==> flow/design.v (excerpt) <==
module System(
	clk,
	rst,
	mbed,
	select,
	GreenBlueServoOut,
	RedServoOut,
	BinRecycleServoOut,
	RedBlueServoOut,
	GreenOtherServoOut,
	dispenseBlueLED,
	dispenseComplete,
	dispenseGreenLED,
	dispenseRedLED,
	mainState,
	mbedOutput,
	results,
	sortBlueLED,
	sortComplete,
	sortGreenLED,
	sortRedLED
);
make LEC_CHECK=0 CAP_MARGIN=20 CORE_ASPECT_RATIO=0.93 CORE_MARGIN=2 CORE_UTILIZATION=72 CTS_CLUSTER_DIAMETER=378 CTS_CLUSTER_SIZE=10 HOLD_SLACK_MARGIN=0.29 PLACE_DENSITY_LB_ADDON=0.17 SETUP_SLACK_MARGIN=0.92 SLEW_MARGIN=5 finish   # period 3.16 ns
run.sh (not shown) runs the stock make flow with config.mk's settings and CLKGATE_MAP_FILE=.
Edit:
Settings changed: CORE_ASPECT_RATIO 0.93 to unset, CTS_CLUSTER_DIAMETER 378 to unset, CTS_CLUSTER_SIZE 10 to unset, HOLD_SLACK_MARGIN 0.29 to -0.08, PLACE_DENSITY_LB_ADDON 0.17 to unset, SETUP_SLACK_MARGIN 0.92 to 0.77, SLEW_MARGIN 5 to 20.
=> Synthesized cell count is unchanged. Sequential power hardly moves. Via count is about the same. Routed wire length drops slightly. Core utilization climbs by 0.88 points. Power climbs by a few percent. Final area climbs slightly. Global-route usage climbs by 0.19 points.
Edit:
Settings changed: CTS_CLUSTER_DIAMETER set to 380, CTS_CLUSTER_SIZE set to 10, HOLD_SLACK_MARGIN -0.08 to 0.3, PLACE_DENSITY_LB_ADDON set to 0.2, SETUP_SLACK_MARGIN 0.77 to 0.94.
Final cell count drops by 0.80%.
Setup slack is better by 130 ps.
Design area drops by 0.70%.
Edit:
Settings changed: CTS_CLUSTER_DIAMETER 380 to 28, HOLD_SLACK_MARGIN 0.3 to -0.08, PLACE_DENSITY_LB_ADDON 0.2 to 0.14.
Wire length rises by 25%.
Power goes up by 44%.
Die area is unchanged.

## build 54
Starting RTL as in the previous note.
make LEC_CHECK=0 CAP_MARGIN=20 CORE_MARGIN=2 CORE_UTILIZATION=72 CTS_CLUSTER_SIZE=10 HOLD_SLACK_MARGIN=0.29 PLACE_DENSITY_LB_ADDON=0.19 SETUP_SLACK_MARGIN=0.93 SLEW_MARGIN=5 finish   # period 3.16 ns
Edits applied to the flow inputs when going from build 54 to build 39:
Settings: PLACE_DENSITY_LB_ADDON now 0.12, was 0.19; CTS_CLUSTER_DIAMETER now 214, previously not set; ABC_AREA now 1, previously not set; SLEW_MARGIN now 20, was 5; CTS_CLUSTER_SIZE now 14, was 10.
Results
Logic depth of the worst register-to-register path, build 54 and build 39: smaller value in build 54
Per the comparison of build 39 with build 54, routed metal-1 wire length has increased, met3 wirelength from detailed routing has remained practically unchanged, maximum fanout along the worst path has decreased.
The inputs of build 2 differ from those of build 39 as listed below.
Settings: swapping 214 for 61 in CTS_CLUSTER_DIAMETER; swapping 1 for 0 in ABC_AREA.
==> results <==
Multiplexer share of the synthesized area for build 2 is higher than for build 39. Build 2 vs. build 39: chip height went down by 2.9%. Proportion of power drawn by combinational gates for build 2: 1.7 points down relative to build 39. Compared with build 39, build 2 improves static leakage. NOTE: highest cell delay on the worst timing path in build 2 falls short of that of build 39. Number of buffers created by CTS is lower on build 39. Diff build 39 -> build 2: sequential area share after synthesis now sits higher, hold slack now sits higher, sequential share of layout area now sits higher, clock-buffer cell count now sits higher. Worst setup path startpoint = b2v_inst2.state[1]: build 39; worst setup path startpoint = select[0]: build 2. Final core utilization, build 2 and build 39: larger value in build 2. Build 2 reports its slowest cell on the critical path as mux2_2 while build 39 reports clkdlybuf4s50_1.
Inputs modified between build 2 and build 43:
Settings: clearing CTS_CLUSTER_SIZE, which used to be 14; clearing PLACE_DENSITY_LB_ADDON, which used to be 0.12; clearing CTS_CLUSTER_DIAMETER, which used to be 61; swapping 0.93 for 0.01 in SETUP_SLACK_MARGIN; clearing HOLD_SLACK_MARGIN, which used to be 0.29; swapping 72 for 70 in CORE_UTILIZATION; clearing ABC_AREA, which used to be 0.
## What came out
Having completed the whole flow, build 43 delivered a layout that passed the timing, design-rule and antenna checks.
Build 2 ended with every stage complete and zero timing, DRC or antenna violations.
Lower worst path setup slack after routing among build 2 and build 43: build 43
Min part of the cycle the worst path needs across build 2 and build 43: build 2
Build 2 has a lower portion of total power attributed to the clock network than build 43.
Taking build 2 as the reference, in build 43 total setup buffers inserted after CTS lower; final area higher; power higher; share of the core filled with cells in the final layout roughly the same; fraction of cell area in non-clock buffers lower.
A highest-power group of the clock network is what build 43 shows, while registers belongs to build 2.
Inputs modified between build 43 and build 70:
Settings: SETUP_SLACK_MARGIN changed from 0.01 to 0.94; PLACE_DENSITY_LB_ADDON newly set to 0.2; CORE_UTILIZATION changed from 70 to 72; HOLD_SLACK_MARGIN newly set to -0.08; CTS_CLUSTER_SIZE newly set to 10.
Notes after the runs:
Lower period utilization was reported by build 70, not build 43.
Taking build 43 as the reference, in build 70 proportion of power drawn by the clock network fell by 3.6 points; signed area change from the synthesized netlist to the final layout saw a decrease; post-cts hold buffer count saw little to no change; final wirelength shows an increase of 8.2%.
The final reports for build 70 and build 43 show total global routing track utilization higher in the former.
Compared with build 43, build 70 shows a lower total power.
Number of buffers inserted to repair setup after CTS: build 70 vs build 43 up 1
Side by side, worst hold slack turned out lower in build 70 than in build 43.

Starting RTL as in the previous note.
==> flow/design.v (excerpt) <==
module System(
	clk,
	rst,
	mbed,
	select,
	GreenBlueServoOut,
	RedServoOut,
	BinRecycleServoOut,
	RedBlueServoOut,
	GreenOtherServoOut,
	dispenseBlueLED,
	dispenseComplete,
	dispenseGreenLED,
	dispenseRedLED,
	mainState,
	mbedOutput,
	results,
	sortBlueLED,
	sortComplete,
	sortGreenLED,
	sortRedLED
);
Settings: LEC_CHECK=0, CAP_MARGIN=20, CORE_MARGIN=2, CORE_UTILIZATION=36, PLACE_DENSITY_LB_ADDON=0.12, SLEW_MARGIN=20; clock period 3.88 ns.
The baseline ran to the end with no violations.
Then changed:
--- a/flow/config.mk
+++ b/flow/config.mk
@@ -9,4 +9,3 @@
 export CORE_MARGIN = 2
-export CORE_UTILIZATION = 36
-export PLACE_DENSITY_LB_ADDON = 0.12
+export CORE_UTILIZATION = 35
 export SLEW_MARGIN = 20
==> flow/constraint.sdc (replaced) <==
create_clock -name core_clock -period 5.68 [get_ports {clk}]
set_input_delay 1.1360 -clock core_clock [delete_from_list [all_inputs] [get_ports {clk}]]
set_output_delay 1.1360 -clock core_clock [all_outputs]
set_load 0.01 [all_outputs]
After rerunning: The changed run passed the timing, design-rule and antenna checks. Die size increases by 2.8%. Register-to-register slack improves by 1400 ps. Clock power decreases by 40%. Cell count increases by 1.3%. Power decreases by 36%. Non-clock buffer count decreases by 10. Hold slack improves by 20 ps.
Then changed:
--- a/flow/config.mk
+++ b/flow/config.mk
@@ -9,3 +9,4 @@
 export CORE_MARGIN = 2
-export CORE_UTILIZATION = 35
+export CORE_UTILIZATION = 71
+export CTS_CLUSTER_SIZE = 25
 export SLEW_MARGIN = 20
==> flow/constraint.sdc (replaced) <==
create_clock -name core_clock -period 3.16 [get_ports {clk}]
set_input_delay 0.6320 -clock core_clock [delete_from_list [all_inputs] [get_ports {clk}]]
set_output_delay 0.6320 -clock core_clock [all_outputs]
set_load 0.01 [all_outputs]
Result:
- synthesized area stays the same
- routed wire length goes up by 1.5%
- final area decreases by about 1.3%
- total power grows by 80%
- non-clock buffer count increases by 17
No activity file was given, so power comes from the tool's default toggle rates.
